==> flow/design.v (excerpt) <==
module Calculator_top(
    input wire [3:0] a, 
    input wire [3:0] b,
    input wire clk, 
    input wire rst, 
    input wire enter, 
    input wire back,
    input wire up, 
    input wire down,
    output wire [3:0] an, 
    output wire [7:0] seg,
    output reg bin_ind
);
    reg [2:0] op; 
    wire [7:0] calculator_result;  
    reg [31:0] display_value;  
    reg convert_value_enable;  
    wire up_d; wire down_d; wire enter_d; wire back_d; wire rst_d;  
    Debounce dd(.btn(down), .clk(clk), .led(down_d));
    Debounce ud(.btn(up), .clk(clk), .led(up_d));
    Debounce ed(.btn(enter), .clk(clk), .led(enter_d));
    Debounce bd(.btn(back), .clk(clk), .led(back_d));
    Debounce rd(.btn(rst), .clk(clk), .led(rst_d)); 
    Calculator calc(.a(a), .b(b), .op(op), .out(calculator_result));
    wire [15:0] BCD_result; 
    reg [11:0] value_to_convert; 
    wire bcd_val_rdy; 
    val_bcd VAL(.clk(clk), .reset(rst_d), .en(convert_value_enable), .count(value_to_convert), .rdy(bcd_val_rdy), .BCD(BCD_result));
    wire [31:0] BCD_seg;
  ...
==> flow/config.mk <==
export PLATFORM = sky130hd
export DESIGN_NAME = Calculator_top
export DESIGN_NICKNAME = Calculator_top
export VERILOG_FILES = /design/flow/design.v
export SDC_FILE = /design/flow/constraint.sdc
export NUM_CORES = 4
export LEC_CHECK = 0
export CAP_MARGIN = 35
export CORE_MARGIN = 2
export CORE_UTILIZATION = 68
export GPL_ROUTABILITY_DRIVEN = 1
export MIN_ROUTING_LAYER = met1
export SLEW_MARGIN = 20
==> flow/constraint.sdc <==
create_clock -name core_clock -period 8.54 [get_ports {clk}]
set_input_delay 1.7080 -clock core_clock [delete_from_list [all_inputs] [get_ports {clk}]]
set_output_delay 1.7080 -clock core_clock [all_outputs]
set_load 0.01 [all_outputs]
run.sh (not shown) runs the stock make flow with config.mk's settings and CLKGATE_MAP_FILE=.
The first run finished but fails on setup timing.
Edit:
CORE_UTILIZATION = 64   (was 68)
PLACE_DENSITY_LB_ADDON = 0.08   (was not set)
clock period = 4.2 ns   (was 8.54 ns; I/O delays follow)
The changed run finished but failed the layout checks on setup timing.
Clock-buffer cell count went up by 3.
Via count climbs by a few percent.
Hold slack barely changes.
Sequential share of layout area decreases by 1.4 points.
Worst setup slack loses 3.3 ns.
Utilization decreases by 0.63 points.
Global-route usage barely changes.
Clock skew went up by 0.019 ns.
Total power came out higher by well over a third.
Final area climbs by a few percent.
Edit:
CAP_MARGIN = 20   (was 35)
CORE_UTILIZATION = 58   (was 64)
GPL_ROUTABILITY_DRIVEN = not set   (was 1)
MIN_ROUTING_LAYER = not set   (was met1)
PLACE_DENSITY_LB_ADDON = not set   (was 0.08)
SETUP_SLACK_MARGIN = -0.62   (was not set)
clock period = 10.9 ns   (was 4.2 ns; I/O delays follow)
What happened:
- The changed run completed with no timing, DRC or antenna violations
- setup slack is better by 4.3 ns
- routed wire length came out lower by 13%
- design area came out lower by 7.8%
- combinational power came out lower by 73%
Edit:
HOLD_SLACK_MARGIN = -0.1   (was not set)
TNS_END_PERCENT = 5   (was not set)
clock period = 8.72 ns   (was 10.9 ns; I/O delays follow)
Result: With this change the flow finished but failed the layout checks on setup timing; power climbs by 27%; design area increases by 2.7%; wire length grows by 3.2%; worst setup slack gets worse by 0.64 ns; final cell count came out higher by 1.6%; critical path depth grows by 1; synthesized area stays the same; flip-flop count does not change.
Edit:
CORE_UTILIZATION = 66   (was 58)
HOLD_SLACK_MARGIN = not set   (was -0.1)
SETUP_SLACK_MARGIN = not set   (was -0.62)
TNS_END_PERCENT = not set   (was 5)
clock period = 11.5 ns   (was 8.72 ns; I/O delays follow)
=> The new run ran to the end with no violations. Setup slack gains 0.88 ns. Power drops by 31%. Synthesized area does not change. Clock skew came out lower by 0.0034 ns. Die size drops by 12%.

---

Setup of run 1:
Starting RTL as in the previous note.
make LEC_CHECK=0 CAP_MARGIN=35 CORE_MARGIN=2 CORE_UTILIZATION=68 GPL_ROUTABILITY_DRIVEN=1 MIN_ROUTING_LAYER=met1 SLEW_MARGIN=20 finish   # period 8.61 ns
Run 1 finished every stage; the final checks, however, were not passed, the failures being setup timing.
Edits applied to the flow inputs when going from run 1 to run 2:
Settings: an added SETUP_SLACK_MARGIN of 2.96; a deleted GPL_ROUTABILITY_DRIVEN that had been 1; a change of CAP_MARGIN from 35 to 20; a deleted MIN_ROUTING_LAYER that had been met1; a change of CORE_UTILIZATION from 68 to 40; a change of the clock period (ns, I/O delays scaled along) from 8.61 to 11.5.
[summary]
Run 2 completed; timing, DRC and antenna clean
Looking at number of global-route vias before repair, run 2 sits below run 1.
Going from run 1 to run 2, register share of the cell area grows by 0.27 points.
Final cell area excluding filler cells of run 2 falls short of that of run 1 slightly.
Measured against run 2, the ratio of routed vias to standard cells of run 1 comes out at 1.13 times the reference value.
Modified inputs, run 3 compared to run 2
Settings: CORE_UTILIZATION changed from 40 to 70; SETUP_SLACK_MARGIN removed (was 2.96); CTS_CLUSTER_DIAMETER newly set to 101; the clock period (ns, I/O delays scaled along) changed from 11.5 to 9.85.
--- outcome ---
| run 3 | all stages done | FAIL | setup timing |
Summary of run 3 over run 2: count of clock-net buffers in the final layout went up by 5.7%, sequential power climbed about 20%, area of all placed cells without fillers dropped about 1%, sequential share of layout area moved up, clock-pin slew on the worst setup and hold paths roughly the same.
[compare] base=run 2 new=run 3: count of nets after finishing went up 1.5%, slew at the pin with the worst max-slew slack went up 0.16 ns, internal cell power went up about 16%, count of inserted tapcells went down 48%.
Total area of multi-input combinational cells, run 3 and run 2, lower one = run 3.
What run 4 does differently from run 3 at the input level:
Settings: clearing CTS_CLUSTER_DIAMETER, which used to be 101; swapping 70 for 40 in CORE_UTILIZATION; swapping 9.85 for 11.5 in the clock period (ns, I/O delays scaled along).
## What came out
Clock transition at the register clock pins on the worst setup and hold paths after CTS: run 4 vs run 3, no meaningful difference. No stage failed in run 4, and the final checks on the layout all came back clean. Lower global-route total usage across every layer goes to run 4 over run 3. Worst endpoint required time in run 4 is 1.65 ns higher than in run 3. Number of setup violations in the final report: run 4 and run 3 compared, higher one is run 3. Compared to run 3, the router laid down less metal wire for run 4.
#### Input delta (run 5 over run 4)
Settings: CORE_UTILIZATION now 66, was 40; the clock period (ns, I/O delays scaled along) now 6.41, was 11.5.
Notes after the runs:
Layout checks on run 5: not met. Flow itself completed; violations: setup timing. Sort run 4 and run 5 by part of the power in the clock network, descending, and run 4 comes first. Total internal power was higher in run 5 than in run 4. sequential cells as the largest power group was reported by run 5, and clock by run 4. Run 5 has worst setup slack below what run 4 had. Run 5 against run 4: static power due to leakage went up; overall power after layout moved up; power of the sequential group has increased. Of run 4 and run 5, the higher slew of the pin with the lowest slew margin belongs to run 4. Min sequential share of layout area across run 4 and run 5: run 5.
> inputs changed (run 5 -> run 6)
Settings: putting ABC_AREA at 1 where nothing was set; swapping 66 for 65 in CORE_UTILIZATION; putting CTS_CLUSTER_DIAMETER at 400 where nothing was set.
Findings:
Run 6: all stages done; final checks FAILED (setup timing).
Run 5 → run 6: count of plain and timing-repair buffers in the layout rose 16%, area reported by Yosys stat lower, number of post-CTS setup repair buffers went up.
Looking at clock share of power, run 6 sits 14 points below run 5.
The detailed-router iteration count before antenna repair in run 6 sits 2 above the value recorded for run 5.

---

Setup of garnet:
Calculator_top again, from the RTL that the note above started with.
Design Calculator_top, start of the top module:
module Calculator_top(
    input wire [3:0] a, 
    input wire [3:0] b,
    input wire clk, 
    input wire rst, 
    input wire enter, 
    input wire back,
    input wire up, 
    input wire down,
    output wire [3:0] an, 
    output wire [7:0] seg,
    output reg bin_ind
);
    reg [2:0] op; 
    wire [7:0] calculator_result;  
    reg [31:0] display_value;  
    reg convert_value_enable;  
    wire up_d; wire down_d; wire enter_d; wire back_d; wire rst_d;  
    Debounce dd(.btn(down), .clk(clk), .led(down_d));
    Debounce ud(.btn(up), .clk(clk), .led(up_d));
    Debounce ed(.btn(enter), .clk(clk), .led(enter_d));
    Debounce bd(.btn(back), .clk(clk), .led(back_d));
    Debounce rd(.btn(rst), .clk(clk), .led(rst_d)); 
    Calculator calc(.a(a), .b(b), .op(op), .out(calculator_result));
    wire [15:0] BCD_result; 
    reg [11:0] value_to_convert; 
    wire bcd_val_rdy; 
    val_bcd VAL(.clk(clk), .reset(rst_d), .en(convert_value_enable), .count(value_to_convert), .rdy(bcd_val_rdy), .BCD(BCD_result));
    wire [31:0] BCD_seg;
    reg [31:0] BCD_seg_buffer;
    bcd_seg A(.BCD(BCD_result[15:12]),.s(BCD_seg[31:24]));
    bcd_seg B(.BCD(BCD_result[11:8]),.s(BCD_seg[23:16]));
    bcd_seg C(.BCD(BCD_result[7:4]),.s(BCD_seg[15:8]));
    bcd_seg D(.BCD(BCD_result[3:0]),.s(BCD_seg[7:0]));
    wire [31:0] op_seg;
    op_seg OPS(.OP(op), .s(op_seg)); 
    parameter DISP_ZEROS = 32'b0000_0011_0000_0011_0000_0011_0000_0011;
    Multi_Driver md(.segValues(display_value), .clk(clk), .rst(rst_d), .an(an), .seg(seg));
    parameter IDLE = 0;  
    parameter VALUE_SET = 1;
    parameter CONV = 2;  
    parameter RES = 3;  
    parameter OP = 4;  
    reg [1:0] result_neg; 
    reg [2:0] cs;  
    reg [2:0] ns;  
    always @(posedge clk) begin
        if(op < 4) begin  
            value_to_convert <= (1000 * calculator_result[3]) + (100 * calculator_result[2]) + (10 * calculator_result[1]) + (calculator_result[0]);
        end 
        else if(op == 5) begin  
             if(calculator_result[7]) begin  
  ...
==> flow/config.mk <==
export PLATFORM = sky130hd
export DESIGN_NAME = Calculator_top
export DESIGN_NICKNAME = Calculator_top
export VERILOG_FILES = /design/flow/design.v
export SDC_FILE = /design/flow/constraint.sdc
export NUM_CORES = 4
export LEC_CHECK = 0
export ABC_AREA = 1
export CAP_MARGIN = 30
export CORE_MARGIN = 7
export CORE_UTILIZATION = 24
export CTS_CLUSTER_SIZE = 59
export GPL_ROUTABILITY_DRIVEN = 1
export MIN_ROUTING_LAYER = met1
export SLEW_MARGIN = 20
==> flow/constraint.sdc <==
create_clock -name core_clock -period 6.52 [get_ports {clk}]
set_input_delay 1.3040 -clock core_clock [delete_from_list [all_inputs] [get_ports {clk}]]
set_output_delay 1.3040 -clock core_clock [all_outputs]
set_load 0.01 [all_outputs]
Every stage of garnet finished as expected; the final checks, on the other hand, flagged setup timing, which means the layout fails.
--- input diff garnet..quartz ---
==> flow/config.mk <==
export PLATFORM = sky130hd
export DESIGN_NAME = Calculator_top
export DESIGN_NICKNAME = Calculator_top
export VERILOG_FILES = /design/flow/design.v
export SDC_FILE = /design/flow/constraint.sdc
export NUM_CORES = 4
export LEC_CHECK = 0
export ABC_AREA = 1
export CAP_MARGIN = 20
export CORE_MARGIN = 2
export CORE_UTILIZATION = 72
export CTS_CLUSTER_DIAMETER = 101
export SLEW_MARGIN = 20
==> flow/constraint.sdc <==
create_clock -name core_clock -period 8.13 [get_ports {clk}]
set_input_delay 1.6260 -clock core_clock [delete_from_list [all_inputs] [get_ports {clk}]]
set_output_delay 1.6260 -clock core_clock [all_outputs]
set_load 0.01 [all_outputs]
[summary]
Not one of quartz and garnet finished clean. quartz finished every stage; the final checks, however, were not passed, the failures being setup timing. Design internal power (garnet / quartz): 1.2. On worst reg-to-reg path cell count: between quartz and garnet, it ends up higher for quartz. Final setup slack of the worst path delta for quartz relative to garnet: 0.58 ns higher. In quartz relative to garnet, initial detailed-routing violation count had gone up by more than 100%. From garnet to quartz the numbers moved as follows: die size now smaller; cell count after synthesis comparable; sequential share of cell area now larger; setup slack after placement now larger; routed wire length now larger.
Inputs modified between quartz and onyx:
diff --git a/flow/config.mk b/flow/config.mk
--- a/flow/config.mk
+++ b/flow/config.mk
@@ -8,6 +8,8 @@
 export ABC_AREA = 1
-export CAP_MARGIN = 20
+export CAP_MARGIN = 5
 export CORE_MARGIN = 2
 export CORE_UTILIZATION = 72
-export CTS_CLUSTER_DIAMETER = 101
+export CTS_CLUSTER_SIZE = 24
+export GPL_ROUTABILITY_DRIVEN = 1
+export MIN_ROUTING_LAYER = met1
 export SLEW_MARGIN = 20
### Flow results
STATUS run=onyx STAGES=ALL_DONE FINAL_CHECKS=FAILED CAUSE=setup timing. Diff quartz..onyx | area of the synthesized netlist per yosys stat | unchanged. Comparing quartz against onyx, there is no change at all in area of the multi-input gates. quartz -> onyx: die area flat. onyx against quartz: power neither gained nor lost much, required time of the worst setup path barely changed, post-synth tally of flip-flops with integrated enable closely matched the old numbers. Any difference in combinational group power between quartz and onyx is small enough to ignore.
Power and IR drop assume default switching activity.
